==> flow/config.mk <==
export PLATFORM = sky130hd
export DESIGN_NAME = non_restoring_divider
export DESIGN_NICKNAME = non_restoring_divider
export VERILOG_FILES = /design/flow/design.v
export SDC_FILE = /design/flow/constraint.sdc
export NUM_CORES = 4
export LEC_CHECK = 0
export CAP_MARGIN = 25
export CELL_PAD_IN_SITES_DETAIL_PLACEMENT = 0
export CELL_PAD_IN_SITES_GLOBAL_PLACEMENT = 0
export CORE_MARGIN = 2
export CORE_UTILIZATION = 66
export CTS_CLUSTER_SIZE = 70
export GPL_TIMING_DRIVEN = 1
export HOLD_SLACK_MARGIN = -0.09
export SLEW_MARGIN = 20
export TNS_END_PERCENT = 45
==> flow/constraint.sdc <==
create_clock -name core_clock -period 4.16 [get_ports {clk_i}]
set_input_delay 0.8320 -clock core_clock [delete_from_list [all_inputs] [get_ports {clk_i}]]
set_output_delay 0.8320 -clock core_clock [all_outputs]
set_load 0.01 [all_outputs]
==> flow/design.v <==
module non_restoring_divider #(
    parameter DATA_WIDTH = 32
) (
    input  logic                    clk_i,
    input  logic                    clk_en_i,
    input  logic                    rst_n_i,
    input  logic [DATA_WIDTH - 1:0] dividend_i,
    input  logic [DATA_WIDTH - 1:0] divisor_i,
    input  logic                    data_valid_i,
    output logic [DATA_WIDTH - 1:0] quotient_o,
    output logic [DATA_WIDTH - 1:0] remainder_o,
    output logic                    divide_by_zero_o,
    output logic                    data_valid_o,
    output logic                    idle_o
);
    localparam COUNTER_WIDTH = $clog2(DATA_WIDTH);
    typedef enum logic [1:0] {IDLE, DIVIDE, RESTORE} fsm_state_t;
    typedef struct packed {
        logic                    rem_sign;
        logic [DATA_WIDTH - 1:0] remainder;
        logic [DATA_WIDTH - 1:0] quotient;
    } result_t;
    fsm_state_t state_CRT, state_NXT;
        always_ff @(posedge clk_i) begin : state_register
            if (!rst_n_i) begin
                state_CRT <= IDLE;
            end else if (clk_en_i) begin
                state_CRT <= state_NXT;
            end
        end : state_register
    result_t partial_CRT, partial_NXT;
    logic [DATA_WIDTH - 1:0] divisor_CRT, divisor_NXT;
        always_ff @(posedge clk_i) begin : datapath_register
            if (clk_en_i) begin
                partial_CRT <= partial_NXT;
                divisor_CRT <= divisor_NXT;
            end
        end : datapath_register
    logic [COUNTER_WIDTH - 1:0] iter_count_CRT, iter_count_NXT;
        always_ff @(posedge clk_i) begin : counter 
            if (clk_en_i) begin
                iter_count_CRT <= iter_count_NXT;
            end
        end : counter 
    logic divide_by_zero_CRT, divide_by_zero_NXT;
        always_ff @(posedge clk_i) begin : status_register
            if (!rst_n_i) begin
                divide_by_zero_CRT <= 1'b0;
            end else if (clk_en_i) begin
                divide_by_zero_CRT <= divide_by_zero_NXT;
            end
        end : status_register
    result_t pair_shifted;
        always_comb begin : fsm_logic 
            divide_by_zero_NXT = divide_by_zero_CRT;
            iter_count_NXT = iter_count_CRT;
            partial_NXT = partial_CRT;
            divisor_NXT = divisor_CRT;
            state_NXT = state_CRT;
            pair_shifted = 'b0;
            remainder_o = partial_CRT.remainder;
            data_valid_o = 1'b0;
            idle_o = 1'b0;
            case (state_CRT) 
                IDLE: begin 
                    if (data_valid_i) begin
                        state_NXT = DIVIDE;
                    end
                    divide_by_zero_NXT = (divisor_i == '0);
                    partial_NXT.rem_sign = 1'b0;
                    partial_NXT.quotient = dividend_i;
                    partial_NXT.remainder = '0;
                    divisor_NXT = divisor_i;
                    iter_count_NXT = '0;
                    idle_o = 1'b1;
                end
                DIVIDE: begin
                    state_NXT = (iter_count_CRT == (DATA_WIDTH - 1)) ? RESTORE : state_CRT;
                    iter_count_NXT = iter_count_CRT + 1;
                    pair_shifted = partial_CRT << 1; 
                    if (partial_CRT.rem_sign) begin
                        {partial_NXT.rem_sign, partial_NXT.remainder} = {pair_shifted.rem_sign, pair_shifted.remainder} + divisor_CRT;
                    end else begin
                        {partial_NXT.rem_sign, partial_NXT.remainder} = {pair_shifted.rem_sign, pair_shifted.remainder} - divisor_CRT;
                    end
                    partial_NXT.quotient = {pair_shifted.quotient[DATA_WIDTH - 1:1], !partial_NXT.rem_sign};
                end
                RESTORE: begin
                    state_NXT = IDLE;
                    data_valid_o = 1'b1;
                    idle_o = 1'b0;
                    if (partial_CRT.rem_sign) begin
                        {partial_NXT.rem_sign, partial_NXT.remainder} = {partial_CRT.rem_sign, partial_CRT.remainder} + divisor_CRT;
                    end
                    remainder_o = partial_NXT.remainder;
                end
            endcase
        end : fsm_logic
    assign quotient_o = partial_CRT.quotient;
    assign divide_by_zero_o = divide_by_zero_CRT;
endmodule
==> flow/run.sh <==
#!/bin/bash
# the make line also repeats each setting of config.mk as NAME=value (left out here)
make -C /OpenROAD-flow-scripts/flow DESIGN_CONFIG=/design/flow/config.mk WORK_HOME=/design/flow/orfs CLKGATE_MAP_FILE= finish
==> results of run 1 <==
[routing by layer]
metal / wire length, um / track usage
met1: 11180 / 0.4751
met2: 14720 / 0.6552
met3: 3605 / 0.09459
met4: 1992 / 0.1972
met5: 0 / 0
[stage by stage]
| stage | std cells | area, sq um | power (uW) |
|---|---|---|---|
| detailed placement | 1243 | 10430 | 2992 |
| floorplan | 933 | 8696 | 2432 |
| global placement | 1242 | 10420 | 2945 |
| global route | 1297 | 11430 | 4334 |
| finish | 1297 | 11430 | 4195 |
| CTS | 1274 | 11000 | 3913 |
[cell type report]
cell class / instances / area, sq um / share of cell area
well taps: 172 / 215.2 / 0.01882
flip-flops and latches: 106 / 3144 / 0.2750
repair buffers: 239 / 2171 / 0.1899
clock buffers: 10 / 229.0 / 0.02003
clock inverters: 6 / 57.56 / 0.005034
inverters: 33 / 126.4 / 0.01105
multi-input cells: 731 / 5490 / 0.4802
[repair_timing]
| item | in CTS | in global routing |
|---|---|---|
| resized | 50 | 70 |
| pin swaps | 7 | 36 |
| endpoints found under the setup margin | 29 | 34 |
| setup buffers | 15 | 23 |
==> results_dict.tcl, run 1 <==
# place-and-route summary
set metrics [dict create \
    tns_ns -1.883 \
    min_to "divide_by_zero_CRT$_SDFFE_PN0P_" \
    power_clock_uw 876 \
    syn-num-nets 1071 \
    ys_seq_frac 0.3614 \
    warnings 31 \
    ir_drop_uv 343.4 \
    setup_viol_count_final 16 \
    ys_sh_mux 0.05568 \
    powerComb_uw 1940 \
    cts.sinks 106 \
    top_cell_area_share 0.3522 \
    ctsLongestPathBuffers 2 \
    yosysTopAreaCell "edfxtp_1" \
    logic_family "AND-OR/OR-AND gates" \
    slowest_stage "edfxtp_1" \
    grt_usage 0.3934 \
    cts_tree "yes" \
    powerDensity_nw_per_um2 366.9 \
    post-place-ws_ns -0.3096 \
    ff_type "edfxtp_1" \
    numSynthFlops 106 \
    grt_max_degree 45 \
    cp_max_fo 4 \
    synth_cell_types 67 \
    simple_gate_share 0.1471 \
    hpwl_um 18840 \
    die_x_um 118.8 \
    crit_path_max_incr_delay_ns 0.42 \
    required_ns 4.28 \
    cts_max_level 3 \
    die_area_sq_um 14110 \
    p_comb_frac 0.463 \
    so_faults "negative setup slack" \
    crit_chain "buf_6, buf_6, inv_4, ha_4, nor3b_4, and2_4, nor3b_4, buf_4, buf_6, a21oi_1, xnor2_1, ha_1, a21oi_1, o21ai_0, buf_4, a21oi_1, nor2_1, a21oi_2, o21ai_1, a31oi_1, xnor2_1, a221o_1" \
    grt_pass1_wl_um 43620 \
    ios 135 \
    crit_path_end "partial_CRT[59]$_DFFE_PP_" \
    edf_count 102 \
    outcome "complete, but fails checks" \
    top_cells_by_count "edfxtp_1 (102), nand2_1 (102), a21oi_1 (76), ha_1 (68)" \
    ctsHoldBuffers 0 \
    cts.clk_slew.worst_paths_ns 0.08 \
    postRouteAntennaNets 0 \
    startpoint "divisor_CRT[0]$_DFFE_PP_" \
    viasPerCell 6.905 \
    worstHoldStart "divide_by_zero_CRT$_SDFFE_PN0P_" \
    first_pass_iters 8 \
    cp.depth 22 \
    wire_per_inst_um 24.28 \
    hold_ws_ns 0.5540 \
    switching_share 0.3818 \
    hp-class "flop to flop" \
    crit_buf_inv 6 \
    p_seq_uw 1380 \
    relSlewSlack 0.4000 \
    synthTopCellsByArea "edfxtp_1 (35%), ha_1 (9.8%), xor2_1 (4.8%)" \
    fmax_mhz 226.9 \
    startpoint_type "flop" \
    syn_to_final_growth_pct 31.48 \
    synthesis.area_sq_um 8696 \
    layout_setup_ws_ns -0.2478 \
    drv_cap 0 \
    ys_sh_adder 0.1024 \
    clk_latency_ns 0.37 \
    grt_pass1_vias 8429 \
    compound_area_frac 0.1914 \
    xor_share 0.08647 \
    io_buffers 134 \
    worst_pin_slew_ns 0.8918 \
    drv_slew 0 \
    yosys-stat-cells 933 \
    synthCells 933 \
    criticalPathCategory "flop to flop" \
    numCtsBuffers 9 \
    min_delay_path_depth 2 \
    reg2reg_setup_slack_ns -0.25 \
    core_util_floorplan 0.6835 \
    antenna_found_initial 0 \
    endpoint_kind "flop" \
    gp_congestion 0.9785 \
    synthArstFlopShare 0 \
    internal_power_uw 2593 \
    yosysWarnings 1 \
    cts_root_buf "clkbuf_16" \
    p_clk_frac 0.209 \
    num_antenna_cells 0 \
    path_delay_family "AND-OR/OR-AND gates" \
    drc 0 \
    yosys_area_sq_um 8696 \
    skew_ns 0.01502 \
    final_nets 1258 \
    regToRegEndpoint "partial_CRT[59]$_DFFE_PP_" \
    num_rows 41 \
    timing.rr.start "divisor_CRT[0]$_DFFE_PP_" \
    hold_viol 0 \
    power-top-group "combinational logic" \
    utilization 0.8987 \
    rr_worst_depth 22 \
    pwr-share-seq 0.329 \
    rsz0062_at_grt "true" \
    arrival_ns 4.52 \
    finalCriticalPeriod_ns 4.408 \
    drt_iter0_drc 1448 \
    leakage_uw 0.004654 \
    min_period_over_period 1.060 \
    core_sq_um 12720 \
    fillers 579 \
    syn_area_per_cell_sq_um 9.320 \
    die_h_um 118.8 \
    routed_wl_um 31500 \
    vias 8956 \
    grt.overflow.total 0 \
    p_sw_uw 1602 \
]
==> run 2, diff against run 1 <==
CAP_MARGIN = 20   (was 25)
CELL_PAD_IN_SITES_DETAIL_PLACEMENT = 1   (was 0)
CELL_PAD_IN_SITES_GLOBAL_PLACEMENT = 1   (was 0)
CORE_UTILIZATION = 18   (was 66)
CTS_CLUSTER_SIZE = unset   (was 70)
GPL_TIMING_DRIVEN = unset   (was 1)
HOLD_SLACK_MARGIN = unset   (was -0.09)
PLACE_DENSITY_LB_ADDON = 0.3   (was unset)
SETUP_SLACK_MARGIN = 1.1   (was unset)
TNS_END_PERCENT = 40   (was 45)
clock period = 7.56 ns   (was 4.16 ns; I/O delays follow)
==> run 2 against run 1 <==
Net effect: the run now finishes clean; combinational power decreased by 56%; sequential cell count unchanged; critical path depth decreased by 11; routed wire length increased by 1.3%; sequential power decreased by 45%; global-route usage decreased by 26 points; non-clock buffer count decreased by 94; register-to-register slack improved by 2.8 ns; sequential share of layout area increased by 1.5 points; utilization decreased by 67 points; clock power decreased by 41%.
==> results_dict.tcl, run 2 <==
# place-and-route summary
set metrics [dict create \
    crit_buf_inv 1 \
    numSynthFlops 106 \
    fmax_mhz 178.2 \
    ir_drop_uv 117.1 \
    synth_cell_types 67 \
    p_sw_uw 789.4 \
    worst_pin_slew_ns 1.000 \
    ys_sh_mux 0.05568 \
    die_x_um 223.8 \
    clk_latency_ns 0.38 \
    yosysTopAreaCell "edfxtp_1" \
    numCtsBuffers 9 \
    criticalPathCategory "flop to primary output" \
    rr_worst_depth 18 \
    compound_area_frac 0.1914 \
    powerComb_uw 852 \
    arrival_ns 4.10 \
    antenna_found_initial 0 \
    startpoint "divisor_CRT[19]$_DFFE_PP_" \
    rsz0062_at_grt "false" \
    top_cell_area_share 0.3522 \
    relSlewSlack 0.3272 \
    grt_pass1_wl_um 48800 \
    min_delay_path_depth 2 \
    cts_resized 0 \
    leakage_uw 0.004034 \
    skew_ns 0.01547 \
    cts.clk_slew.worst_paths_ns 0.08 \
    min_period_over_period 0.7425 \
    hold_viol 0 \
    yosys_area_sq_um 8696 \
    synthArstFlopShare 0 \
    power_clock_uw 519 \
    outcome "no timing/DRC/antenna violations" \
    syn-num-nets 1071 \
    synthesis.area_sq_um 8696 \
    post-place-ws_ns 2.381 \
    logic_family "AND-OR/OR-AND gates" \
    edf_count 102 \
    core_util_floorplan 0.1821 \
    min_to "state_CRT[0]$_DFF_P_" \
    syn_area_per_cell_sq_um 9.320 \
    core_sq_um 47750 \
    layout_setup_ws_ns 1.947 \
    grt_usage 0.1286 \
    crit_path_end "remainder_o[29]" \
    post-cts-setup-buffers 0 \
    gp_congestion 0.8712 \
    die_h_um 223.8 \
    drt_iter0_drc 333 \
    ys_sh_adder 0.1024 \
    warnings 27 \
    first_pass_iters 5 \
    top_cells_by_count "edfxtp_1 (102), nand2_1 (102), a21oi_1 (76), ha_1 (68)" \
    synthTopCellsByArea "edfxtp_1 (35%), ha_1 (9.8%), xor2_1 (4.8%)" \
    cts_tree "yes" \
    ctsHoldBuffers 0 \
    p_comb_frac 0.400 \
    cts_max_level 3 \
    io_buffers 134 \
    wire_per_inst_um 19.38 \
    num_rows 80 \
    drv_cap 0 \
    regToRegEndpoint "partial_CRT[63]$_DFFE_PP_" \
    xor_share 0.08647 \
    slowest_stage "clkdlybuf4s50_1" \
    cts_root_buf "clkbuf_16" \
    ios 135 \
    internal_power_uw 1340 \
    simple_gate_share 0.1471 \
    cts.sinks 106 \
    hp-class "flop to flop" \
    yosysWarnings 1 \
    crit_chain "ha_1, a21oi_1, a21boi_0, a2bb2oi_1, o21a_1, a31oi_1, o21ai_0, nand3_1, nor3b_1, a21o_1, clkdlybuf4s50_1" \
    fillers 5483 \
    pwr-share-seq 0.356 \
    viasPerCell 4.527 \
    die_area_sq_um 50080 \
    ctsLongestPathBuffers 2 \
    powerDensity_nw_per_um2 196.7 \
    final_nets 1164 \
    grt_max_degree 50 \
    timing.rr.start "divisor_CRT[1]$_DFFE_PP_" \
    cp.depth 11 \
    power-top-group "combinational logic" \
    drc 0 \
    syn_to_final_growth_pct 24.55 \
    startpoint_type "flop" \
    synthCells 933 \
    p_clk_frac 0.243 \
    crit_path_max_incr_delay_ns 0.54 \
    drv_slew 0 \
    power_uw 2130 \
    hpwl_um 24710 \
    tns_ns 0 \
    cp_max_fo 6 \
    setup_viol_count_final 0 \
    ys_seq_frac 0.3614 \
    num_antenna_cells 0 \
    yosys-stat-cells 933 \
    required_ns 6.05 \
    reg2reg_setup_slack_ns 2.58 \
    finalCriticalPeriod_ns 5.613 \
    path_delay_family "AND-OR/OR-AND gates" \
    vias 7452 \
    p_seq_uw 759 \
    worstHoldStart "state_CRT[0]$_DFF_P_" \
    grt.overflow.total 0 \
    endpoint_kind "primary output" \
    grt_pass1_vias 7929 \
    ff_type "edfxtp_1" \
    routed_wl_um 31890 \
    switching_share 0.3707 \
    postRouteAntennaNets 0 \
]
## run 2: layer usage
layer  global-route usage  part of all wire
met1               0.1684              0.48
met2               0.2054              0.44
met3              0.03581             0.059
met4              0.03871             0.022
met5                    0                 0
## run 2: through the flow
step	hold slack, ns	instances	utilization	cell area (sq um)
after floorplan	0.5153	933	-	8696
after global placement	0.5069	1630	0.2206	10530
after detailed placement	0.5284	1630	0.2206	10530
after CTS	0.5430	1646	0.2268	10830
after global routing	0.5512	1646	0.2268	10830
final	0.5342	1646	0.2268	10830
## run 2: final cells by class
| cell class | count | area (sq um) | area share |
|---|---|---|---|
| multi-input combinational | 731 | 5072 | 0.4683 |
| tap | 615 | 769.5 | 0.07105 |
| inverter | 33 | 123.9 | 0.01144 |
| clock inverter | 5 | 63.81 | 0.005892 |
| clock buffer | 11 | 232.7 | 0.02149 |
| timing repair buffer | 145 | 1424 | 0.1315 |
| sequential | 106 | 3144 | 0.2903 |
==> run 3, diff against run 2 <==
CELL_PAD_IN_SITES_DETAIL_PLACEMENT = unset   (was 1)
CELL_PAD_IN_SITES_GLOBAL_PLACEMENT = unset   (was 1)
CORE_UTILIZATION = 66   (was 18)
CTS_CLUSTER_DIAMETER = 28   (was unset)
CTS_CLUSTER_SIZE = 68   (was unset)
HOLD_SLACK_MARGIN = -0.06   (was unset)
PLACE_DENSITY_LB_ADDON = unset   (was 0.3)
SETUP_SLACK_MARGIN = unset   (was 1.1)
TNS_END_PERCENT = unset   (was 40)
clock period = 3.83 ns   (was 7.56 ns; I/O delays follow)
==> run 3 against run 2 <==
Net effect: the flow now stops in 4_1_cts; synthesized cell count did not move; die area decreased by 72%; area after synthesis unchanged.
==> results_dict.tcl, run 3 <==
# collected from the flow reports
set metrics [dict create \
    synthTopCellsByArea "edfxtp_1 (35%), ha_1 (9.8%), xor2_1 (4.8%)" \
    ff_type "edfxtp_1" \
    ys_sh_mux 0.05568 \
    yosys_area_sq_um 8696 \
    gp_congestion 0.9605 \
    haltStage "4_1_cts" \
    numSynthFlops 106 \
    die_area_sq_um 14110 \
    synthArstFlopShare 0 \
    tool.error "[ERROR DPL-0038] Utilization greater than 100%, impossible to legalize" \
    yosysTopAreaCell "edfxtp_1" \
    yosys-stat-cells 933 \
    core_util_floorplan 0.6835 \
    ys_sh_adder 0.1024 \
    io_buffers 134 \
    die_x_um 118.8 \
    ios 135 \
    post-place-ws_ns -0.7485 \
    core_sq_um 12720 \
    compound_area_frac 0.1914 \
    simple_gate_share 0.1471 \
    syn-num-nets 1071 \
    hpwl_um 22700 \
    syn_area_per_cell_sq_um 9.320 \
    xor_share 0.08647 \
    synthesis.area_sq_um 8696 \
    outcome "stopped before the end" \
    synth_cell_types 67 \
    ys_seq_frac 0.3614 \
    num_rows 41 \
    top_cells_by_count "edfxtp_1 (102), nand2_1 (102), a21oi_1 (76), ha_1 (68)" \
    synthCells 933 \
    die_h_um 118.8 \
    edf_count 102 \
    top_cell_area_share 0.3522 \
    yosysWarnings 1 \
    logic_family "AND-OR/OR-AND gates" \
]
==> run 3: metrics by stage <==
stage / utilization / instance area [sq um] / hold WS [ns] / TNS (ns) / std cells
floorplan: - / 8713 / 0.5153 / 0 / 933
global placement: 0.8851 / 11260 / 0.4946 / -4.075 / 1354
detailed placement: 0.8851 / 11260 / 0.5337 / -9.907 / 1354
==> run 4, diff against run 3 <==
CELL_PAD_IN_SITES_DETAIL_PLACEMENT = 2   (was unset)
CORE_ASPECT_RATIO = 1.17   (was unset)
CORE_UTILIZATION = 64   (was 66)
CTS_CLUSTER_DIAMETER = unset   (was 28)
CTS_CLUSTER_SIZE = unset   (was 68)
GPL_ROUTABILITY_DRIVEN = 0   (was unset)
HOLD_SLACK_MARGIN = unset   (was -0.06)
PLACE_DENSITY = 0.7   (was unset)
clock period = 6.0 ns   (was 3.83 ns; I/O delays follow)
==> run 4 against run 3 <==
Net effect: the run fails in 3_5_place_dp; synthesized cell count stayed put; die area is 3.0% higher; area after synthesis unchanged.
==> results_dict.tcl, run 4 <==
# collected from the flow reports
set metrics [dict create \
    io_buffers 134 \
    top_cells_by_count "edfxtp_1 (102), nand2_1 (102), a21oi_1 (76), ha_1 (68)" \
    haltStage "3_5_place_dp" \
    simple_gate_share 0.1471 \
    yosys-stat-cells 933 \
    xor_share 0.08647 \
    logic_family "AND-OR/OR-AND gates" \
    synthArstFlopShare 0 \
    numSynthFlops 106 \
    ys_sh_adder 0.1024 \
    num_rows 46 \
    core_sq_um 13410 \
    core_util_floorplan 0.6484 \
    die_h_um 130.1 \
    synthCells 933 \
    yosys_area_sq_um 8696 \
    syn_area_per_cell_sq_um 9.320 \
    yosysWarnings 1 \
    yosysTopAreaCell "edfxtp_1" \
    edf_count 102 \
    syn-num-nets 1071 \
    ios 135 \
    die_x_um 111.8 \
    compound_area_frac 0.1914 \
    top_cell_area_share 0.3522 \
    synthesis.area_sq_um 8696 \
    synthTopCellsByArea "edfxtp_1 (35%), ha_1 (9.8%), xor2_1 (4.8%)" \
    tool.error "[ERROR DPL-0033] detailed placement checks failed during check placement." \
    ys_sh_mux 0.05568 \
    ys_seq_frac 0.3614 \
    outcome "stopped before the end" \
    ff_type "edfxtp_1" \
    synth_cell_types 67 \
    die_area_sq_um 14540 \
]
-- run 4: metrics by stage --
stage | cell area (sq um) | instances | hold slack, ns | setup slack (ns)
2_1_floorplan | 8696 | 933 | 0.5153 | 2.073
3_3_place_gp | 9972 | 1183 | 0.4901 | 1.383
==> run 5, diff against run 4 <==
ABC_AREA = 1   (was unset)
CELL_PAD_IN_SITES_DETAIL_PLACEMENT = unset   (was 2)
CORE_ASPECT_RATIO = 1.35   (was 1.17)
CORE_UTILIZATION = 68   (was 64)
CTS_CLUSTER_DIAMETER = 234   (was unset)
CTS_CLUSTER_SIZE = 100   (was unset)
GPL_ROUTABILITY_DRIVEN = unset   (was 0)
PLACE_DENSITY = 0.36   (was 0.7)
TNS_END_PERCENT = 10   (was unset)
clock period = 2.96 ns   (was 6.0 ns; I/O delays follow)
==> run 5 against run 4 <==
Net effect: area after synthesis is 23% higher; die area rose by 15%; synthesized cell count is 80% higher; the flow stops in 5_1_grt.
==> results_dict.tcl, run 5 <==
# collected from the flow reports
set metrics [dict create \
    ctsHoldBuffers 0 \
    die_x_um 112.0 \
    top_cell_area_share 0.2863 \
    hpwl_um 30320 \
    haltStage "5_1_grt" \
    cts_root_buf "clkbuf_16" \
    ff_type "edfxtp_1" \
    yosys_area_sq_um 10700 \
    postPlaceCellArea_sq_um 13370 \
    syn-num-nets 1818 \
    synthesis.area_sq_um 10700 \
    syn_area_per_cell_sq_um 6.368 \
    grt_usage 0.8269 \
    tool.error "[ERROR GRT-0116] Global routing finished with congestion. Check the congestion regions in the DRC Viewer." \
    outcome "stopped before the end" \
    die_area_sq_um 16760 \
    cts_max_level 3 \
    top_cells_by_count "nand2_1 (662), inv_1 (253), nor2_1 (150), edfxtp_1 (102), nand3_1 (90)" \
    synthTopCellsByArea "edfxtp_1 (29%), nand2_1 (23%), inv_1 (8.9%)" \
    synthArstFlopShare 0 \
    num_rows 53 \
    edf_count 102 \
    gp_congestion 1.062 \
    core_util_floorplan 0.6895 \
    grt.overflow.total 314 \
    ys_sh_adder 0.08327 \
    top_cell "nand2_1" \
    synthCells 1680 \
    ys_sh_mux 0 \
    ys_seq_frac 0.2938 \
    logic_family "simple AND/OR/NAND/NOR gates" \
    numCtsBuffers 9 \
    xor_share 0.03029 \
    die_h_um 149.7 \
    simple_gate_share 0.3815 \
    yosys-stat-cells 1680 \
    compound_area_frac 0.08502 \
    core_sq_um 15520 \
    numSynthFlops 106 \
    dp.cells 2133 \
    cts.sinks 106 \
    yosysTopAreaCell "edfxtp_1" \
    io_buffers 134 \
    ctsLongestPathBuffers 2 \
    ios 135 \
    yosysWarnings 1 \
    synth_cell_types 46 \
]
==> run 5: timing repair <==
item / 4_1_cts
buffers inserted: 46
setup endpoints to repair: 56
pin swaps: 68
resized: 251
==> run 5: metrics by stage <==
step	setup WS (ns)	util	hold slack, ns
floorplan	-0.02512	-	0.4857
global placement	-0.2007	0.8614	0.4517
detailed placement	-0.3599	0.8614	0.4674
CTS	-0.2606	0.9516	0.4755
==> run 5: layer usage <==
metal,overflow,global-route usage
met4,118,0.9116
met2,184,1.010
met5,0,0.2273
met3,8,0.6691
met1,4,0.7864
==> run 6, diff against run 5 <==
ABC_AREA = unset   (was 1)
CAP_MARGIN = 0   (was 20)
CELL_PAD_IN_SITES_DETAIL_PLACEMENT = 2   (was unset)
CELL_PAD_IN_SITES_GLOBAL_PLACEMENT = 0   (was unset)
CORE_ASPECT_RATIO = 1.06   (was 1.35)
CORE_UTILIZATION = 36   (was 68)
CTS_CLUSTER_DIAMETER = 239   (was 234)
CTS_CLUSTER_SIZE = unset   (was 100)
GPL_TIMING_DRIVEN = 0   (was unset)
PLACE_DENSITY = unset   (was 0.36)
clock period = 6.55 ns   (was 2.96 ns; I/O delays follow)
==> run 6 against run 5 <==
Net effect: now clean on timing, DRC and antenna; area after synthesis down 19%; synthesized cell count decreased by 44%; die area up 52%.
==> results_dict.tcl, run 6 <==
# place-and-route summary
set metrics [dict create \
    setup_viol_count_final 0 \
    skew_ns 0.01501 \
    timing.rr.start "divisor_CRT[1]$_DFFE_PP_" \
    routed_wl_um 37270 \
    ir_drop_uv 123.4 \
    tns_ns 0 \
    rr_worst_depth 15 \
    cts.sinks 106 \
    hold_viol 0 \
    startpoint_type "flop" \
    min_delay_path_depth 2 \
    crit_buf_inv 1 \
    fmax_mhz 161.0 \
    syn_area_per_cell_sq_um 9.320 \
    ios 135 \
    wire_per_inst_um 26.93 \
    synthArstFlopShare 0 \
    syn_to_final_growth_pct 23.53 \
    path_delay_family "AND-OR/OR-AND gates" \
    startpoint "divisor_CRT[1]$_DFFE_PP_" \
    ys_seq_frac 0.3614 \
    fillers 2556 \
    synthesis.area_sq_um 8696 \
    gp_congestion 0.8996 \
    logic_family "AND-OR/OR-AND gates" \
    grt_pass1_wl_um 56820 \
    reg2reg_setup_slack_ns 1.03 \
    yosysWarnings 1 \
    cts_max_level 3 \
    internal_power_uw 1537 \
    top_cells_by_count "edfxtp_1 (102), nand2_1 (102), a21oi_1 (76), ha_1 (68)" \
    warnings 27 \
    grt_max_degree 34 \
    p_sw_uw 1011 \
    viasPerCell 6.099 \
    synthCells 933 \
    synthTopCellsByArea "edfxtp_1 (35%), ha_1 (9.8%), xor2_1 (4.8%)" \
    powerDensity_nw_per_um2 237.2 \
    crit_chain "ha_1, a21oi_1, nor2_1, nor3_1, o311ai_1, a31oi_1, o21ai_0, a21bo_2, xnor2_1, o221ai_1, clkdlybuf4s50_1" \
    power_clock_uw 581 \
    leakage_uw 0.004191 \
    postRouteAntennaNets 0 \
    yosys-stat-cells 933 \
    die_h_um 164.0 \
    post-cts-setup-buffers 0 \
    yosysTopAreaCell "edfxtp_1" \
    yosys_area_sq_um 8696 \
    slowest_stage "a31oi_1" \
    worstHoldStart "divide_by_zero_CRT$_SDFFE_PN0P_" \
    num_antenna_cells 0 \
    ff_latch_area_sq_um 3143 \
    cts_tree "yes" \
    regToRegEndpoint "partial_CRT[64]$_DFFE_PP_" \
    rsz0062_at_grt "false" \
    powerComb_uw 1090 \
    ys_sh_mux 0.05568 \
    die_area_sq_um 25410 \
    antenna_found_initial 1 \
    numCtsBuffers 9 \
    top_cell_area_share 0.3522 \
    grt_usage 0.2963 \
    first_pass_iters 5 \
    grt.overflow.total 0 \
    core_util_floorplan 0.3664 \
    ys_sh_adder 0.1024 \
    cts.clk_slew.worst_paths_ns 0.09 \
    num_rows 58 \
    crit_path_end "remainder_o[31]" \
    p_clk_frac 0.228 \
    switching_share 0.3968 \
    syn-num-nets 1071 \
    ctsHoldBuffers 0 \
    required_ns 5.24 \
    drc 0 \
    die_x_um 155.0 \
    power-top-group "combinational logic" \
    min_period_over_period 0.9481 \
    arrival_ns 4.90 \
    outcome "no timing/DRC/antenna violations" \
    hp-class "flop to flop" \
    min_to "divide_by_zero_CRT$_SDFFE_PN0P_" \
    cp.depth 11 \
    relSlewSlack 0.2278 \
    criticalPathCategory "flop to primary output" \
    hpwl_um 28610 \
    p_comb_frac 0.426 \
    finalCriticalPeriod_ns 6.210 \
    xor_share 0.08647 \
    drv_slew 0 \
    compound_area_frac 0.1914 \
    p_seq_uw 881 \
    logic_area_sq_um 5072 \
    vias 8441 \
    grt_pass1_vias 9552 \
    cts_root_buf "clkbuf_16" \
    final_nets 1217 \
    pwr-share-seq 0.346 \
    clk_latency_ns 0.38 \
    utilization 0.4527 \
    synth_cell_types 67 \
    edf_count 102 \
    cts_resized 0 \
    simple_gate_share 0.1471 \
    ctsLongestPathBuffers 2 \
    crit_path_max_incr_delay_ns 0.63 \
    drv_cap 0 \
    cp_max_fo 6 \
    worst_pin_slew_ns 1.154 \
    io_buffers 133 \
    numSynthFlops 106 \
    ff_type "edfxtp_1" \
    drt_iter0_drc 462 \
    core_sq_um 23730 \
    endpoint_kind "primary output" \
]
[run 6: area by class of cell]
type	instances	area share
multi-input cells	731	0.4722
repair buffers	135	0.1284
clock inverters	6	0.005591
plain buffers	63	0.03343
inverters	33	0.01153
well taps	300	0.03494
clock buffers	10	0.02132
flip-flops and latches	106	0.2926
[run 6: per-stage QoR]
step / hold WS (ns) / std cells / total power, uW / worst slack, ns / cell area (sq um)
finish: 0.5414 / 1384 / 2548 / 0.3400 / 10740
global route: 0.5757 / 1384 / 2655 / 0.2155 / 10740
CTS: 0.5523 / 1384 / 2537 / 0.4668 / 10740
detailed placement: 0.5446 / 1368 / 1935 / 0.9205 / 10450
global placement: 0.5165 / 1366 / 1842 / 1.151 / 10400
floorplan: 0.5153 / 933 / 1545 / 2.513 / 8696
[run 6: routing by layer]
| layer | vias up | global-route usage | part of all wire |
|---|---|---|---|
| li1 | 3712 | - | - |
| met1 | 4272 | 0.3239 | 0.39 |
| met2 | 341 | 0.5398 | 0.51 |
| met3 | 114 | 0.06596 | 0.058 |
| met4 | 2 | 0.1490 | 0.048 |
| met5 | - | 0 | 0.00032 |
==> run 7, diff against run 6 <==
CAP_MARGIN = 25   (was 0)
CELL_PAD_IN_SITES_DETAIL_PLACEMENT = 0   (was 2)
CORE_ASPECT_RATIO = unset   (was 1.06)
CORE_UTILIZATION = 58   (was 36)
CTS_CLUSTER_DIAMETER = unset   (was 239)
GPL_TIMING_DRIVEN = 1   (was 0)
clock period = 3.3 ns   (was 6.55 ns; I/O delays follow)
==> run 7 against run 6 <==
Net effect: now fails the layout checks on negative setup slack; routed wire length decreased by 18%; utilization increased by 42 points; total power increased by 130%; largest power group unchanged; critical endpoint is now remainder_o[30]; worst setup slack got worse by 1.2 ns; register-to-register slack got worse by 1.9 ns; final area increased by 18%; non-clock buffer count increased by 175; critical path depth increased by 2; synthesized cell count unchanged.
==> results_dict.tcl, run 7 <==
# place-and-route summary
set metrics [dict create \
    min_period_over_period 1.275 \
    powerComb_uw 2850 \
    arrival_ns 3.55 \
    power_clock_uw 1220 \
    internal_power_uw 3651 \
    synthArstFlopShare 0 \
    p_clk_frac 0.211 \
    rsz0062_at_grt "true" \
    warnings 32 \
    hold_viol 0 \
    min_delay_path_depth 2 \
    syn_area_per_cell_sq_um 9.320 \
    grt_usage 0.3588 \
    regToRegEndpoint "partial_CRT[63]$_DFFE_PP_" \
    endpoint_kind "primary output" \
    ir_drop_uv 348.7 \
    grt_pass1_vias 9202 \
    crit_chain "buf_4, ha_4, fa_2, a211oi_4, o21ai_2, a21oi_2, o21ai_2, o211ai_2, nand2_1, a221oi_2, xnor2_1, a221o_1, clkbuf_2" \
    cts_root_buf "clkbuf_16" \
    numSynthFlops 106 \
    setup_viol_count_final 51 \
    crit_buf_inv 2 \
    grt.overflow.total 0 \
    cts_max_level 3 \
    synth_cell_types 67 \
    hpwl_um 20990 \
    powerDensity_nw_per_um2 454.5 \
    min_to "divide_by_zero_CRT$_SDFFE_PN0P_" \
    logic_family "AND-OR/OR-AND gates" \
    tns_ns -26.82 \
    criticalPathCategory "flop to primary output" \
    path_delay_family "AND-OR/OR-AND gates" \
    drv_slew 0 \
    power-top-group "combinational logic" \
    crit_path_max_incr_delay_ns 0.43 \
    drt_iter0_drc 877 \
    p_comb_frac 0.493 \
    routed_wl_um 30660 \
    ys_sh_adder 0.1024 \
    numCtsBuffers 9 \
    wire_per_inst_um 21.25 \
    synthesis.area_sq_um 8696 \
    core_util_floorplan 0.5961 \
    worstHoldStart "divide_by_zero_CRT$_SDFFE_PN0P_" \
    fillers 730 \
    postRouteAntennaNets 0 \
    gp_congestion 0.9396 \
    slowest_stage "edfxtp_1" \
    edf_count 102 \
    relSlewSlack 0.3987 \
    compound_area_frac 0.1914 \
    antenna_found_initial 0 \
    yosys-stat-cells 933 \
    drc 0 \
    synthCells 933 \
    rr_worst_depth 19 \
    hold_ws_ns 0.5408 \
    crit_path_end "remainder_o[30]" \
    ys_sh_mux 0.05568 \
    ctsLongestPathBuffers 2 \
    xor_share 0.08647 \
    so_faults "negative setup slack" \
    cp.depth 13 \
    yosysWarnings 1 \
    ctsHoldBuffers 0 \
    synthTopCellsByArea "edfxtp_1 (35%), ha_1 (9.8%), xor2_1 (4.8%)" \
    core_sq_um 14590 \
    skew_ns 0.01660 \
    startpoint "divisor_CRT[0]$_DFFE_PP_" \
    cts.sinks 106 \
    syn-num-nets 1071 \
    die_h_um 126.4 \
    leakage_uw 0.005394 \
    final_nets 1392 \
    switching_share 0.3681 \
    cts.clk_slew.worst_paths_ns 0.08 \
    worst_pin_slew_ns 0.8937 \
    syn_to_final_growth_pct 46.22 \
    vias 9134 \
    top_cell_area_share 0.3522 \
    fmax_mhz 237.7 \
    clk_latency_ns 0.37 \
    drv_cap 0 \
    grt_pass1_wl_um 45620 \
    io_buffers 134 \
    die_area_sq_um 15990 \
    cts_tree "yes" \
    cpMostUsedCell "o21ai_2" \
    ff_type "edfxtp_1" \
    grt_max_degree 38 \
    yosys_area_sq_um 8696 \
    pwr-share-seq 0.297 \
    cp_max_fo 2 \
    die_x_um 126.4 \
    finalCriticalPeriod_ns 4.208 \
    num_antenna_cells 0 \
    viasPerCell 6.330 \
    simple_gate_share 0.1471 \
    timing.rr.start "divisor_CRT[0]$_DFFE_PP_" \
    p_seq_uw 1710 \
    ys_seq_frac 0.3614 \
    top_cells_by_count "edfxtp_1 (102), nand2_1 (102), a21oi_1 (76), ha_1 (68)" \
    startpoint_type "flop" \
    reg2reg_setup_slack_ns -0.89 \
    outcome "complete, but fails checks" \
    hp-class "flop to flop" \
    layout_setup_ws_ns -0.9077 \
    required_ns 2.64 \
    num_rows 44 \
    p_sw_uw 2128 \
    first_pass_iters 5 \
    yosysTopAreaCell "edfxtp_1" \
    ios 135 \
]
==> run 7: area by class of cell <==
class,instances,area (sq um),area share
multi-input combinational,731,5744,0.4518
sequential,106,3144,0.2473
timing repair buffer,373,3137,0.2467
tap,184,230.2,0.01811
clock buffer,9,225.2,0.01771
inverter,33,126.4,0.009939
clock inverter,7,107.6,0.008463
==> run 7: metrics by stage <==
stage | power [uW] | util | cell area, sq um | worst slack, ns | std cells
2_1_floorplan | 3072 | - | 8731 | -0.3528 | 933
3_3_place_gp | 4057 | 0.7942 | 11590 | -0.7447 | 1405
3_5_place_dp | 4148 | 0.7942 | 11590 | -0.8744 | 1405
4_1_cts | 5533 | 0.8495 | 12390 | -0.7364 | 1434
5_1_grt | 6014 | 0.8715 | 12710 | -1.004 | 1443
6_report | 5779 | 0.8715 | 12710 | -0.9077 | 1443
==> run 7: layer usage <==
metal / GRT usage / part of all wire / up-vias
met2: 0.6225 / 0.49 / 587
met1: 0.4101 / 0.37 / 4298
li1: - / - / 4085
met4: 0.1984 / 0.063 / 0
met3: 0.07971 / 0.083 / 164
met5: 0 / 0 / -
==> run 7: timing repair <==
action | CTS | global route
pin swaps | 41 | 40
setup buffers | 13 | 9
gates resized | 150 | 70
endpoints found under the setup margin | 51 | 55
==> run 8, diff against run 7 <==
ABC_AREA = 1   (was unset)
CORE_UTILIZATION = 72   (was 58)
PLACE_DENSITY = 0.35   (was unset)
SETUP_SLACK_MARGIN = 0.84   (was unset)
SLEW_MARGIN = 25   (was 20)
clock period = 3.2 ns   (was 3.3 ns; I/O delays follow)
==> run 8 against run 7 <==
Net effect: the run now fails in 4_1_cts; synthesized cell count is 80% higher; die area is 0.86% lower; area after synthesis is 23% higher.
==> results_dict.tcl, run 8 <==
# collected from the flow reports
set metrics [dict create \
    outcome "stopped before the end" \
    haltStage "4_1_cts" \
    tool.error "[ERROR DPL-0033] detailed placement checks failed during check placement." \
    syn-num-nets 1818 \
    top_cell_area_share 0.2863 \
    hpwl_um 27460 \
    yosys-stat-cells 1680 \
    logic_family "simple AND/OR/NAND/NOR gates" \
    die_x_um 125.9 \
    ff_type "edfxtp_1" \
    num_rows 44 \
    synth_cell_types 46 \
    synthTopCellsByArea "edfxtp_1 (29%), nand2_1 (23%), inv_1 (8.9%)" \
    io_buffers 134 \
    synthCells 1680 \
    simple_gate_share 0.3815 \
    top_cells_by_count "nand2_1 (662), inv_1 (253), nor2_1 (150), edfxtp_1 (102), nand3_1 (90)" \
    core_sq_um 14530 \
    xor_share 0.03029 \
    die_area_sq_um 15850 \
    synthesis.area_sq_um 10700 \
    ys_seq_frac 0.2938 \
    edf_count 102 \
    dp.cells 2016 \
    ys_sh_adder 0.08327 \
    syn_area_per_cell_sq_um 6.368 \
    ys_sh_mux 0 \
    top_cell "nand2_1" \
    die_h_um 125.9 \
    yosysTopAreaCell "edfxtp_1" \
    compound_area_frac 0.08502 \
    core_util_floorplan 0.7361 \
    numSynthFlops 106 \
    synthArstFlopShare 0 \
    yosys_area_sq_um 10700 \
    yosysWarnings 1 \
    ios 135 \
    gp_congestion 1.061 \
]
[run 8: per-stage QoR]
stage               instance area (sq um)  TNS, ns  hold slack (ns)  setup slack (ns)    util
floorplan                           10700        0           0.4857            0.2149       -
global placement                    12530        0           0.4613           0.02161  0.8618
detailed placement                  12530  -0.6790           0.4709           -0.1950  0.8618
==> run 9, diff against run 8 <==
ABC_AREA = unset   (was 1)
CORE_UTILIZATION = 58   (was 72)
PLACE_DENSITY = 0.6   (was 0.35)
SETUP_SLACK_MARGIN = unset   (was 0.84)
SLEW_MARGIN = 20   (was 25)
TNS_END_PERCENT = 35   (was 10)
clock period = 2.98 ns   (was 3.2 ns; I/O delays follow)
==> run 9 against run 8 <==
Net effect: now fails the layout checks on negative setup slack; die area rose by 0.87%; synthesized cell count fell by 44%; area after synthesis fell by 19%.
==> results_dict.tcl, run 9 <==
# place-and-route summary
set metrics [dict create \
    grt_pass1_wl_um 48700 \
    yosysTopAreaCell "edfxtp_1" \
    arrival_ns 4.79 \
    skew_ns 0.01105 \
    criticalPathCategory "flop to flop" \
    synthCells 933 \
    compound_area_frac 0.1914 \
    synthTopCellsByArea "edfxtp_1 (35%), ha_1 (9.8%), xor2_1 (4.8%)" \
    synthesis.area_sq_um 8696 \
    edf_count 102 \
    ios 135 \
    fmax_mhz 215.3 \
    drt_iter0_drc 2136 \
    ys_sh_mux 0.05568 \
    ff_type "edfxtp_1" \
    worstHoldStart "partial_CRT[4]$_DFFE_PP_" \
    io_buffers 134 \
    num_antenna_cells 0 \
    ff_latch_area_sq_um 3144 \
    cpMostUsedCell "buf_4" \
    so_faults "negative setup slack" \
    grt_max_degree 38 \
    timing.rr.start "divisor_CRT[1]$_DFFE_PP_" \
    slowest_stage "edfxtp_1" \
    grt_pass1_vias 9650 \
    regToRegEndpoint "partial_CRT[62]$_DFFE_PP_" \
    die_x_um 126.4 \
    warnings 32 \
    met2_usage 0.6713 \
    rsz0062_at_grt "true" \
    layout_setup_ws_ns -1.665 \
    drv_cap 0 \
    hp-class "flop to flop" \
    die_h_um 126.4 \
    core_util_floorplan 0.5961 \
    xor_share 0.08647 \
    drv_slew 0 \
    num_rows 44 \
    yosysWarnings 1 \
    yosys-stat-cells 933 \
    postRouteAntennaNets 0 \
    power-top-group "combinational logic" \
    syn_to_final_growth_pct 56.34 \
    p_comb_frac 0.543 \
    die_area_sq_um 15990 \
    logic_family "AND-OR/OR-AND gates" \
    required_ns 3.12 \
    syn_area_per_cell_sq_um 9.320 \
    numSynthFlops 106 \
    post-place-ws_ns -1.204 \
    cp.depth 22 \
    crit_path_max_incr_delay_ns 0.42 \
    ctsHoldBuffers 0 \
    grt.met1_usage 0.4565 \
    vias 11060 \
    grt.overflow.total 0 \
    clk_latency_ns 0.39 \
    busiest_layer "met2" \
    reg2reg_setup_slack_ns -1.66 \
    use_met3 0.06369 \
    p_sw_uw 2913 \
    cts_tree "yes" \
    finalCriticalPeriod_ns 4.645 \
    top_cells_by_count "edfxtp_1 (102), nand2_1 (102), a21oi_1 (76), ha_1 (68)" \
    wire_per_inst_um 28.80 \
    logic_area_sq_um 6021 \
    startpoint "divisor_CRT[1]$_DFFE_PP_" \
    min_period_over_period 1.559 \
    routed_wl_um 43800 \
    power_clock_uw 1340 \
    simple_gate_share 0.1471 \
    powerComb_uw 3850 \
    ctsLongestPathBuffers 2 \
    finalInstanceArea_sq_um 13600 \
    ir_drop_uv 389.9 \
    cts.sinks 106 \
    hpwl_um 21650 \
    gp_congestion 0.9198 \
    crit_chain "buf_6, inv_4, ha_4, nor3b_4, and2_4, buf_4, buf_4, buf_4, a21oi_1, xor2_1, ha_1, buf_4, nand2_1, a21o_1, a2bb2oi_2, o41ai_4, o21ai_2, buf_4, a21oi_4, o21bai_1, xor2_1, a221o_1" \
    min_to "partial_CRT[5]$_DFFE_PP_" \
    worst_pin_slew_ns 0.9479 \
    leakage_uw 0.005864 \
    cts_root_buf "clkbuf_16" \
    p_clk_frac 0.189 \
    setup_viol_count_final 59 \
    synthArstFlopShare 0 \
    first_pass_iters 10 \
    p_seq_uw 1900 \
    hold_viol 0 \
    rr_worst_depth 22 \
    numCtsBuffers 9 \
    powerDensity_nw_per_um2 522.0 \
    startpoint_type "flop" \
    min_delay_path_depth 1 \
    cp_max_fo 5 \
    synth_cell_types 67 \
    crit_buf_inv 7 \
    cts.clk_slew.worst_paths_ns 0.09 \
    internal_power_uw 4184 \
    switching_share 0.4104 \
    crit_path_end "partial_CRT[62]$_DFFE_PP_" \
    top_cell_area_share 0.3522 \
    syn-num-nets 1071 \
    cts_max_level 3 \
    grt_usage 0.3852 \
    ys_sh_adder 0.1024 \
    endpoint_kind "flop" \
    yosys_area_sq_um 8696 \
    relSlewSlack 0.3623 \
    pwr-share-seq 0.268 \
    core_sq_um 14590 \
    path_delay_family "AND-OR/OR-AND gates" \
    final_nets 1470 \
    postPlaceCellArea_sq_um 12000 \
    antenna_found_initial 2 \
    drc 0 \
    fillers 451 \
    viasPerCell 7.271 \
    outcome "complete, but fails checks" \
    ys_seq_frac 0.3614 \
]
-- run 9: metrics by stage --
step	total power, uW	instances	hold slack [ns]	utilization	setup TNS (ns)
2_1_floorplan	3410	933	0.5153	-	-8.095
3_3_place_gp	4608	1455	0.4926	0.8228	-33.28
3_5_place_dp	4688	1455	0.5181	0.8228	-38.39
4_1_cts	6150	1492	0.5346	0.8792	-34.83
5_1_grt	7209	1521	0.6223	0.9319	-59.42
6_report	7096	1521	0.5967	0.9319	-52.46
-- run 9: routing by layer --
layer  routed length (um)  share of wire
met5                   43        0.00098
met4                 4487           0.10
met3                 6297           0.14
met2                19350           0.44
met1                13620           0.31
-- run 9: final cells by class --
class                      instances  share of cell area
inverter                          33            0.009479
clock buffer                       9             0.01657
clock inverter                     7            0.005982
tap                              184             0.01693
timing repair buffer             451              0.2769
sequential                       106              0.2313
multi-input combinational        731              0.4429
-- run 9: repair_timing --
| action | in CTS | in global routing |
|---|---|---|
| endpoints found under the hold margin | 0 | 0 |
| gates resized | 166 | 138 |
| setup endpoints to repair | 59 | 58 |
| pin swaps | 43 | 63 |
| buffers inserted | 21 | 29 |
==> run 10, diff against run 9 <==
CAP_MARGIN = 20   (was 25)
CELL_PAD_IN_SITES_DETAIL_PLACEMENT = unset   (was 0)
CELL_PAD_IN_SITES_GLOBAL_PLACEMENT = unset   (was 0)
CORE_UTILIZATION = 66   (was 58)
CTS_CLUSTER_SIZE = 22   (was unset)
GPL_TIMING_DRIVEN = unset   (was 1)
PLACE_DENSITY = unset   (was 0.6)
SETUP_SLACK_MARGIN = -0.34   (was unset)
TNS_END_PERCENT = unset   (was 35)
clock period = 3.41 ns   (was 2.98 ns; I/O delays follow)
==> run 10 against run 9 <==
Net effect: the flow now stops in 4_1_cts; synthesized cell count unchanged; die area fell by 12%; area after synthesis did not move.
==> results_dict.tcl, run 10 <==
# collected from the flow reports
set metrics [dict create \
    synthCells 933 \
    die_h_um 118.8 \
    xor_share 0.08647 \
    compound_area_frac 0.1914 \
    top_cells_by_count "edfxtp_1 (102), nand2_1 (102), a21oi_1 (76), ha_1 (68)" \
    synthArstFlopShare 0 \
    syn-num-nets 1071 \
    synthTopCellsByArea "edfxtp_1 (35%), ha_1 (9.8%), xor2_1 (4.8%)" \
    haltStage "4_1_cts" \
    die_x_um 118.8 \
    yosysTopAreaCell "edfxtp_1" \
    yosys-stat-cells 933 \
    top_cell_area_share 0.3522 \
    yosysWarnings 1 \
    core_sq_um 12720 \
    logic_family "AND-OR/OR-AND gates" \
    ys_seq_frac 0.3614 \
    synth_cell_types 67 \
    outcome "stopped before the end" \
    post-place-ws_ns -1.225 \
    tool.error "[ERROR DPL-0038] Utilization greater than 100%, impossible to legalize" \
    dp.cells 1419 \
    core_util_floorplan 0.6835 \
    edf_count 102 \
    numSynthFlops 106 \
    die_area_sq_um 14110 \
    ff_type "edfxtp_1" \
    simple_gate_share 0.1471 \
    io_buffers 134 \
    ios 135 \
    synthesis.area_sq_um 8696 \
    yosys_area_sq_um 8696 \
    num_rows 41 \
    ys_sh_mux 0.05568 \
    ys_sh_adder 0.1024 \
    syn_area_per_cell_sq_um 9.320 \
    hpwl_um 25930 \
    gp_congestion 0.9991 \
]
==> run 10: metrics by stage <==
step,instance area [sq um],total power [uW]
detailed placement,11750,4166
global placement,11750,3980
floorplan,8713,2968
==> run 11, diff against run 10 <==
CORE_ASPECT_RATIO = 0.7   (was unset)
CORE_UTILIZATION = 72   (was 66)
CTS_CLUSTER_DIAMETER = 134   (was unset)
CTS_CLUSTER_SIZE = 97   (was 22)
PLACE_DENSITY_LB_ADDON = 0.0   (was unset)
SETUP_SLACK_MARGIN = 1.3   (was -0.34)
TNS_END_PERCENT = 10   (was unset)
clock period = 4.58 ns   (was 3.41 ns; I/O delays follow)
==> run 11 against run 10 <==
Net effect: synthesized cell count is the same; area after synthesis is the same; the run fails in 5_1_grt; die area fell by 8.0%.
==> results_dict.tcl, run 11 <==
# collected from the flow reports
set metrics [dict create \
    yosys_area_sq_um 8696 \
    synth_cell_types 67 \
    core_util_floorplan 0.7416 \
    ctsLongestPathBuffers 2 \
    cts_root_buf "clkbuf_16" \
    syn-num-nets 1071 \
    tool.error "[ERROR DPL-0038] Utilization greater than 100%, impossible to legalize" \
    ys_seq_frac 0.3614 \
    logic_family "AND-OR/OR-AND gates" \
    numCtsBuffers 9 \
    ff_type "edfxtp_1" \
    haltStage "5_1_grt" \
    outcome "stopped before the end" \
    ys_sh_adder 0.1024 \
    synthesis.area_sq_um 8696 \
    io_buffers 134 \
    edf_count 102 \
    core_sq_um 11730 \
    top_cell_area_share 0.3522 \
    cts.sinks 106 \
    synthArstFlopShare 0 \
    die_x_um 135.4 \
    synthCells 933 \
    ys_sh_mux 0.05568 \
    hpwl_um 19930 \
    gp_congestion 0.9682 \
    yosys-stat-cells 933 \
    yosysWarnings 1 \
    yosysTopAreaCell "edfxtp_1" \
    compound_area_frac 0.1914 \
    die_area_sq_um 12990 \
    ctsHoldBuffers 0 \
    ios 135 \
    dp.cells 1185 \
    synthTopCellsByArea "edfxtp_1 (35%), ha_1 (9.8%), xor2_1 (4.8%)" \
    syn_area_per_cell_sq_um 9.320 \
    xor_share 0.08647 \
    simple_gate_share 0.1471 \
    numSynthFlops 106 \
    cts_max_level 3 \
    postPlaceCellArea_sq_um 10110 \
    die_h_um 95.95 \
    top_cells_by_count "edfxtp_1 (102), nand2_1 (102), a21oi_1 (76), ha_1 (68)" \
    num_rows 33 \
]
run 11: timing repair:
action	in CTS
resized	70
buffers inserted	49
pin swaps	30
setup endpoints to repair	57
cloned	0
run 11: metrics by stage:
step / utilization / worst slack (ns) / total power [uW] / hold WS, ns
floorplan: - / 0.9368 / 2219 / 0.5153
global placement: 0.8620 / 0.2919 / 2590 / 0.4923
detailed placement: 0.8620 / 0.1022 / 2653 / 0.5426
CTS: 0.9359 / 0.3276 / 3608 / 0.5525
==> run 12, diff against run 11 <==
ABC_AREA = 1   (was unset)
CORE_ASPECT_RATIO = unset   (was 0.7)
CTS_CLUSTER_DIAMETER = 247   (was 134)
CTS_CLUSTER_SIZE = 22   (was 97)
PLACE_DENSITY_LB_ADDON = unset   (was 0.0)
SETUP_SLACK_MARGIN = -0.23   (was 1.3)
TNS_END_PERCENT = unset   (was 10)
clock period = 2.99 ns   (was 4.58 ns; I/O delays follow)
==> run 12 against run 11 <==
Net effect: the run fails in 4_1_cts; area after synthesis up 23%; synthesized cell count up 80%; die area up 22%.
==> results_dict.tcl, run 12 <==
# collected from the flow reports
set metrics [dict create \
    ios 135 \
    ff_type "edfxtp_1" \
    syn-num-nets 1818 \
    ys_seq_frac 0.2938 \
    ys_sh_adder 0.08327 \
    synthTopCellsByArea "edfxtp_1 (29%), nand2_1 (23%), inv_1 (8.9%)" \
    simple_gate_share 0.3815 \
    io_buffers 134 \
    yosys-stat-cells 1680 \
    hpwl_um 30710 \
    syn_area_per_cell_sq_um 6.368 \
    haltStage "4_1_cts" \
    xor_share 0.03029 \
    logic_family "simple AND/OR/NAND/NOR gates" \
    die_x_um 125.9 \
    outcome "stopped before the end" \
    gp_congestion 1.050 \
    tool.error "[ERROR DPL-0038] Utilization greater than 100%, impossible to legalize" \
    die_h_um 125.9 \
    compound_area_frac 0.08502 \
    synthesis.area_sq_um 10700 \
    die_area_sq_um 15850 \
    core_util_floorplan 0.7361 \
    synthArstFlopShare 0 \
    top_cell_area_share 0.2863 \
    ys_sh_mux 0 \
    synth_cell_types 46 \
    top_cell "nand2_1" \
    numSynthFlops 106 \
    core_sq_um 14530 \
    yosysWarnings 1 \
    yosysTopAreaCell "edfxtp_1" \
    edf_count 102 \
    num_rows 44 \
    synthCells 1680 \
    yosys_area_sq_um 10700 \
    top_cells_by_count "nand2_1 (662), inv_1 (253), nor2_1 (150), edfxtp_1 (102), nand3_1 (90)" \
]
[run 12: through the flow]
| step | worst slack [ns] | area, sq um | setup TNS, ns | utilization | instances |
|---|---|---|---|---|---|
| after global placement | -0.2136 | 13150 | -1.692 | 0.9045 | 2097 |
| after detailed placement | -0.3511 | 13150 | -8.313 | 0.9045 | 2097 |
| after floorplan | 0.003131 | 10700 | 0 | - | 1680 |
==> run 13, diff against run 12 <==
ABC_AREA = unset   (was 1)
CORE_ASPECT_RATIO = 0.5   (was unset)
CORE_MARGIN = 10   (was 2)
CORE_UTILIZATION = 68   (was 72)
CTS_CLUSTER_DIAMETER = 275   (was 247)
CTS_CLUSTER_SIZE = 97   (was 22)
SETUP_SLACK_MARGIN = -0.34   (was -0.23)
TNS_END_PERCENT = 15   (was unset)
clock period = 6.0 ns   (was 2.99 ns; I/O delays follow)
==> run 13 against run 12 <==
Net effect: the run now finishes clean; synthesized cell count is 44% lower; die area up 13%; area after synthesis fell by 19%.
==> results_dict.tcl, run 13 <==
# place-and-route summary
set metrics [dict create \
    die_x_um 179.9 \
    cts_tree "yes" \
    finalInstanceArea_sq_um 10260 \
    yosysTopAreaCell "edfxtp_1" \
    antenna_found_initial 0 \
    simple_gate_share 0.1471 \
    grt_max_degree 50 \
    postPlaceCellArea_sq_um 9946 \
    min_period_over_period 0.9185 \
    grt_pass1_wl_um 40140 \
    top_cell_area_share 0.3522 \
    ys_sh_adder 0.1024 \
    drv_slew 0 \
    timing.rr.start "divisor_CRT[2]$_DFFE_PP_" \
    die_h_um 99.96 \
    slowest_stage "clkdlybuf4s50_1" \
    syn_to_final_growth_pct 18.01 \
    die_area_sq_um 17990 \
    rsz0062_at_grt "false" \
    synthTopCellsByArea "edfxtp_1 (35%), ha_1 (9.8%), xor2_1 (4.8%)" \
    final_nets 1160 \
    edf_count 102 \
    yosys_area_sq_um 8696 \
    powerDensity_nw_per_um2 257.5 \
    min_to "state_CRT[0]$_DFF_P_" \
    syn-num-nets 1071 \
    grt_usage 0.2720 \
    compound_area_frac 0.1914 \
    rr_worst_depth 15 \
    worstHoldStart "state_CRT[0]$_DFF_P_" \
    io_buffers 134 \
    internal_power_uw 1659 \
    routed_wl_um 25250 \
    tns_ns 0 \
    gp_congestion 0.9933 \
    cp.depth 12 \
    switching_share 0.3721 \
    yosys-stat-cells 933 \
    crit_path_end "remainder_o[30]" \
    grt_pass1_vias 7776 \
    ir_drop_uv 147.9 \
    p_seq_uw 965 \
    criticalPathCategory "flop to primary output" \
    ff_type "edfxtp_1" \
    ctsHoldBuffers 0 \
    vias 7759 \
    post-cts-setup-buffers 0 \
    xor_share 0.08647 \
    path_delay_family "AND-OR/OR-AND gates" \
    wire_per_inst_um 21.09 \
    fmax_mhz 181.5 \
    endpoint_kind "primary output" \
    p_sw_uw 983.1 \
    first_pass_iters 5 \
    reg2reg_setup_slack_ns 1.31 \
    crit_chain "ha_1, fa_1, a211oi_1, o21ai_0, a21oi_1, o21ai_1, o211ai_2, nand2_1, a221oi_1, xnor2_1, a221o_1, clkdlybuf4s50_1" \
    finalCriticalPeriod_ns 5.511 \
    p_comb_frac 0.393 \
    drv_cap 0 \
    clk_latency_ns 0.37 \
    hp-class "flop to flop" \
    min_delay_path_depth 2 \
    cts_max_level 3 \
    warnings 29 \
    crit_path_max_incr_delay_ns 0.52 \
    postRouteAntennaNets 0 \
    arrival_ns 4.31 \
    num_rows 29 \
    cts.sinks 106 \
    num_antenna_cells 0 \
    top_cells_by_count "edfxtp_1 (102), nand2_1 (102), a21oi_1 (76), ha_1 (68)" \
    setup_viol_count_final 0 \
    worst_pin_slew_ns 1.077 \
    crit_buf_inv 1 \
    synthArstFlopShare 0 \
    startpoint_type "flop" \
    drt_iter0_drc 842 \
    ios 135 \
    synth_cell_types 67 \
    startpoint "partial_CRT[32]$_DFFE_PP_" \
    hold_viol 0 \
    outcome "no timing/DRC/antenna violations" \
    numCtsBuffers 9 \
    numSynthFlops 106 \
    synthCells 933 \
    power_clock_uw 639 \
    core_util_floorplan 0.6906 \
    core_sq_um 12590 \
    pwr-share-seq 0.365 \
    viasPerCell 6.482 \
    cts_resized 0 \
    leakage_uw 0.004023 \
    ctsLongestPathBuffers 2 \
    synthesis.area_sq_um 8696 \
    ys_seq_frac 0.3614 \
    power-top-group "combinational logic" \
    p_clk_frac 0.242 \
    relSlewSlack 0.2810 \
    required_ns 4.80 \
    hpwl_um 18870 \
    cts.clk_slew.worst_paths_ns 0.08 \
    logic_family "AND-OR/OR-AND gates" \
    drc 0 \
    powerComb_uw 1040 \
    cts_root_buf "clkbuf_16" \
    grt.overflow.total 0 \
    yosysWarnings 1 \
    regToRegEndpoint "partial_CRT[0]$_DFFE_PP_" \
    ys_sh_mux 0.05568 \
    cp_max_fo 5 \
    syn_area_per_cell_sq_um 9.320 \
    skew_ns 0.01615 \
]
[run 13: final cells by class]
cell class | count | area (sq um)
multi-input cells | 731 | 5071
flip-flops and latches | 106 | 3147
fillers | 787 | 2328
repair buffers | 141 | 1394
clock buffers | 9 | 225.2
well taps | 170 | 212.7
inverters | 33 | 123.9
clock inverters | 7 | 88.84
[run 13: per-stage QoR]
stage	power [uW]	util	std cells	hold slack [ns]	setup slack, ns
final	2642	0.8151	1197	0.5140	0.4891
after global routing	2773	0.8151	1197	0.5520	0.2467
after CTS	2617	0.8149	1197	0.5150	0.5759
after detailed placement	1989	0.7899	1181	0.5042	1.128
after global placement	1953	0.7899	1181	0.4870	1.274
after floorplan	1686	-	933	0.5153	2.073
[run 13: routing by layer]
| metal | share of wire | global-route usage |
|---|---|---|
| met5 | 0 | 0 |
| met4 | 0.038 | 0.1282 |
| met3 | 0.11 | 0.09946 |
| met2 | 0.46 | 0.4627 |
| met1 | 0.39 | 0.3025 |
==> run 14, diff against run 13 <==
CELL_PAD_IN_SITES_DETAIL_PLACEMENT = 2   (was unset)
CORE_ASPECT_RATIO = 1.4   (was 0.5)
CORE_MARGIN = 2   (was 10)
CORE_UTILIZATION = 66   (was 68)
CTS_CLUSTER_DIAMETER = unset   (was 275)
CTS_CLUSTER_SIZE = unset   (was 97)
PLACE_DENSITY_LB_ADDON = 0.05   (was unset)
SETUP_SLACK_MARGIN = 1.33   (was -0.34)
SLEW_MARGIN = 0   (was 20)
TNS_END_PERCENT = 40   (was 15)
clock period = 4.81 ns   (was 6.0 ns; I/O delays follow)
==> run 14 against run 13 <==
Net effect: the run now fails in 3_5_place_dp; synthesized cell count is the same; die area fell by 21%; area after synthesis stayed put.
==> results_dict.tcl, run 14 <==
# collected from the flow reports
set metrics [dict create \
    synthesis.area_sq_um 8696 \
    logic_family "AND-OR/OR-AND gates" \
    yosysTopAreaCell "edfxtp_1" \
    top_cell_area_share 0.3522 \
    ys_seq_frac 0.3614 \
    num_rows 49 \
    die_area_sq_um 14120 \
    synthArstFlopShare 0 \
    outcome "stopped before the end" \
    edf_count 102 \
    simple_gate_share 0.1471 \
    numSynthFlops 106 \
    tool.error "Error: detail_place.tcl, 38 bad optional access" \
    syn-num-nets 1071 \
    ios 135 \
    die_x_um 101.0 \
    die_h_um 139.8 \
    ff_type "edfxtp_1" \
    top_cells_by_count "edfxtp_1 (102), nand2_1 (102), a21oi_1 (76), ha_1 (68)" \
    yosys_area_sq_um 8696 \
    ys_sh_adder 0.1024 \
    core_util_floorplan 0.6754 \
    io_buffers 134 \
    gp_congestion 0.9446 \
    compound_area_frac 0.1914 \
    syn_area_per_cell_sq_um 9.320 \
    core_sq_um 12870 \
    xor_share 0.08647 \
    yosysWarnings 1 \
    synthCells 933 \
    yosys-stat-cells 933 \
    synthTopCellsByArea "edfxtp_1 (35%), ha_1 (9.8%), xor2_1 (4.8%)" \
    ys_sh_mux 0.05568 \
    synth_cell_types 67 \
    haltStage "3_5_place_dp" \
]
## run 14: through the flow
stage | hold slack, ns | std cells | instance area, sq um | setup slack (ns) | total power (uW)
floorplan | 0.5153 | 933 | 8753 | 1.169 | 2114
global placement | 0.4912 | 1174 | 10060 | 0.5066 | 2464
==> run 15, diff against run 14 <==
ABC_AREA = 1   (was unset)
CELL_PAD_IN_SITES_DETAIL_PLACEMENT = unset   (was 2)
CORE_ASPECT_RATIO = 1.44   (was 1.4)
CORE_UTILIZATION = 69   (was 66)
CTS_CLUSTER_DIAMETER = 332   (was unset)
CTS_CLUSTER_SIZE = 96   (was unset)
PLACE_DENSITY = 0.37   (was unset)
PLACE_DENSITY_LB_ADDON = unset   (was 0.05)
SETUP_SLACK_MARGIN = unset   (was 1.33)
SLEW_MARGIN = 20   (was 0)
TNS_END_PERCENT = 5   (was 40)
clock period = 3.79 ns   (was 4.81 ns; I/O delays follow)
==> run 15 against run 14 <==
Net effect: the layout now fails its checks (negative setup slack); synthesized cell count grew 80%; area after synthesis up 23%; die area grew 17%.
==> results_dict.tcl, run 15 <==
# place-and-route summary
set metrics [dict create \
    ff_type "edfxtp_1" \
    routed_wl_um 44480 \
    routed.top_layer "met4" \
    synthArstFlopShare 0 \
    syn-num-nets 1818 \
    p_clk_frac 0.210 \
    top_cells_by_count "nand2_1 (662), inv_1 (253), nor2_1 (150), edfxtp_1 (102), nand3_1 (90)" \
    slowest_stage "xor2_1" \
    required_ns 3.93 \
    power_clock_uw 992 \
    p_seq_uw 1540 \
    grt_pass1_wl_um 59280 \
    synthCells 1680 \
    cp_max_fo 5 \
    cts.clk_slew.worst_paths_ns 0.08 \
    num_rows 54 \
    simple_gate_share 0.3815 \
    min_delay_path_depth 2 \
    first_pass_iters 15 \
    layout_setup_ws_ns -0.4326 \
    criticalPathCategory "flop to flop" \
    ctsLongestPathBuffers 2 \
    m1WireLength_um 13230 \
    core_sq_um 15130 \
    io_buffers 134 \
    relSlewSlack 0.1748 \
    drv_cap 0 \
    cts.sinks 106 \
    grt_usage 0.4725 \
    p_sw_uw 2083 \
    route.met2.wl_um 19240 \
    grt.overflow.total 0 \
    clk_latency_ns 0.39 \
    crit_path_end "partial_CRT[63]$_DFFE_PP_" \
    finalCriticalPeriod_ns 4.223 \
    cts_root_buf "clkbuf_16" \
    cpMostUsedCell "nand2_1" \
    yosysTopAreaCell "edfxtp_1" \
    yosys_area_sq_um 10700 \
    grt_pass1_vias 11640 \
    power_uw 4735 \
    startpoint "divisor_CRT[0]$_DFFE_PP_" \
    min_to "partial_CRT[5]$_DFFE_PP_" \
    startpoint_type "flop" \
    worstHoldStart "partial_CRT[4]$_DFFE_PP_" \
    warnings 30 \
    reg2reg_setup_slack_ns -0.43 \
    drv_slew 0 \
    cp.depth 19 \
    crit_path_max_incr_delay_ns 0.58 \
    fmax_mhz 236.8 \
    path_delay_family "simple AND/OR/NAND/NOR gates" \
    yosysWarnings 1 \
    ys_seq_frac 0.2938 \
    rr_worst_depth 19 \
    crit_chain "inv_1, ha_1, nand3_4, nor2_4, nand2_1, nand2_1, a41oi_1, xor2_1, ha_1, nand2_1, inv_1, a21oi_1, inv_1, a21oi_1, nand2_2, nand2_1, nand3_1, nand3_1, nand2_1" \
    gp_congestion 1.045 \
    post-place-ws_ns 0.3130 \
    ys_sh_mux 0 \
    logic_family "simple AND/OR/NAND/NOR gates" \
    edf_count 102 \
    top_cell "nand2_1" \
    ir_drop_uv 269.8 \
    powerDensity_nw_per_um2 368.0 \
    cts_max_level 3 \
    synthTopCellsByArea "edfxtp_1 (29%), nand2_1 (23%), inv_1 (8.9%)" \
    leakage_uw 0.006624 \
    drt_iter0_drc 2531 \
    power-top-group "combinational logic" \
    hold_viol 0 \
    setup_viol_count_final 34 \
    syn_to_final_growth_pct 20.28 \
    numSynthFlops 106 \
    ys_sh_adder 0.08327 \
    regToRegEndpoint "partial_CRT[63]$_DFFE_PP_" \
    die_area_sq_um 16530 \
    timing.rr.start "divisor_CRT[0]$_DFFE_PP_" \
    cts_tree "yes" \
    ios 135 \
    syn_area_per_cell_sq_um 6.368 \
    top_cell_area_share 0.2863 \
    final_nets 1944 \
    pwr-share-seq 0.325 \
    so_faults "negative setup slack" \
    switching_share 0.4398 \
    hp-class "flop to flop" \
    synth_cell_types 46 \
    die_h_um 153.4 \
    die_x_um 107.8 \
    crit_buf_inv 3 \
    core_util_floorplan 0.7069 \
    compound_area_frac 0.08502 \
    wire_per_inst_um 22.17 \
    rsz0062_at_grt "true" \
    grt_max_degree 59 \
    vias 12930 \
    arrival_ns 4.36 \
    num_antenna_cells 0 \
    yosys-stat-cells 1680 \
    numCtsBuffers 9 \
    postRouteAntennaNets 0 \
    min_period_over_period 1.114 \
    worst_pin_slew_ns 1.226 \
    dr_wl_met3_um 6046 \
    synthesis.area_sq_um 10700 \
    powerComb_uw 2200 \
    skew_ns 0.01428 \
    outcome "complete, but fails checks" \
    viasPerCell 6.443 \
    p_comb_frac 0.465 \
    drc 0 \
    internal_power_uw 2653 \
    ctsHoldBuffers 0 \
    xor_share 0.03029 \
    antenna_found_initial 1 \
    hpwl_um 28340 \
    endpoint_kind "flop" \
]
-- run 15: repair_timing --
item                       4_1_cts  5_1_grt
setup endpoints to repair        5       26
resized                          4       56
pin swaps                        0        1
setup buffers                    0       28
gates cloned                     0        0
-- run 15: final cells by class --
type	instances	area, sq um
inverters	259	972.2
flip-flops and latches	106	3144
repair buffers	176	1667
clock inverters	6	57.56
clock buffers	9	225.2
multi-input cells	1254	6558
well taps	196	245.2
fillers	935	2266
-- run 15: per-layer routing --
layer,vias up,global-route usage
met4,0,0.4274
li1,5530,-
met3,549,0.1484
met5,-,0.01553
met2,1297,0.7631
met1,5549,0.4756
-- run 15: through the flow --
stage                     hold slack, ns  cells    util  TNS [ns]  instance area [sq um]
after CTS                         0.4993   1978  0.8150         0                  12330
after global placement            0.4592   1963  0.7956         0                  12040
final                             0.5610   2006  0.8503    -5.592                  12870
after floorplan                   0.4857   1680       -         0                  10700
after detailed placement          0.4866   1963  0.7956         0                  12040
after global routing              0.5488   2006  0.8503    -11.37                  12870
Power and IR drop assume default switching activity.
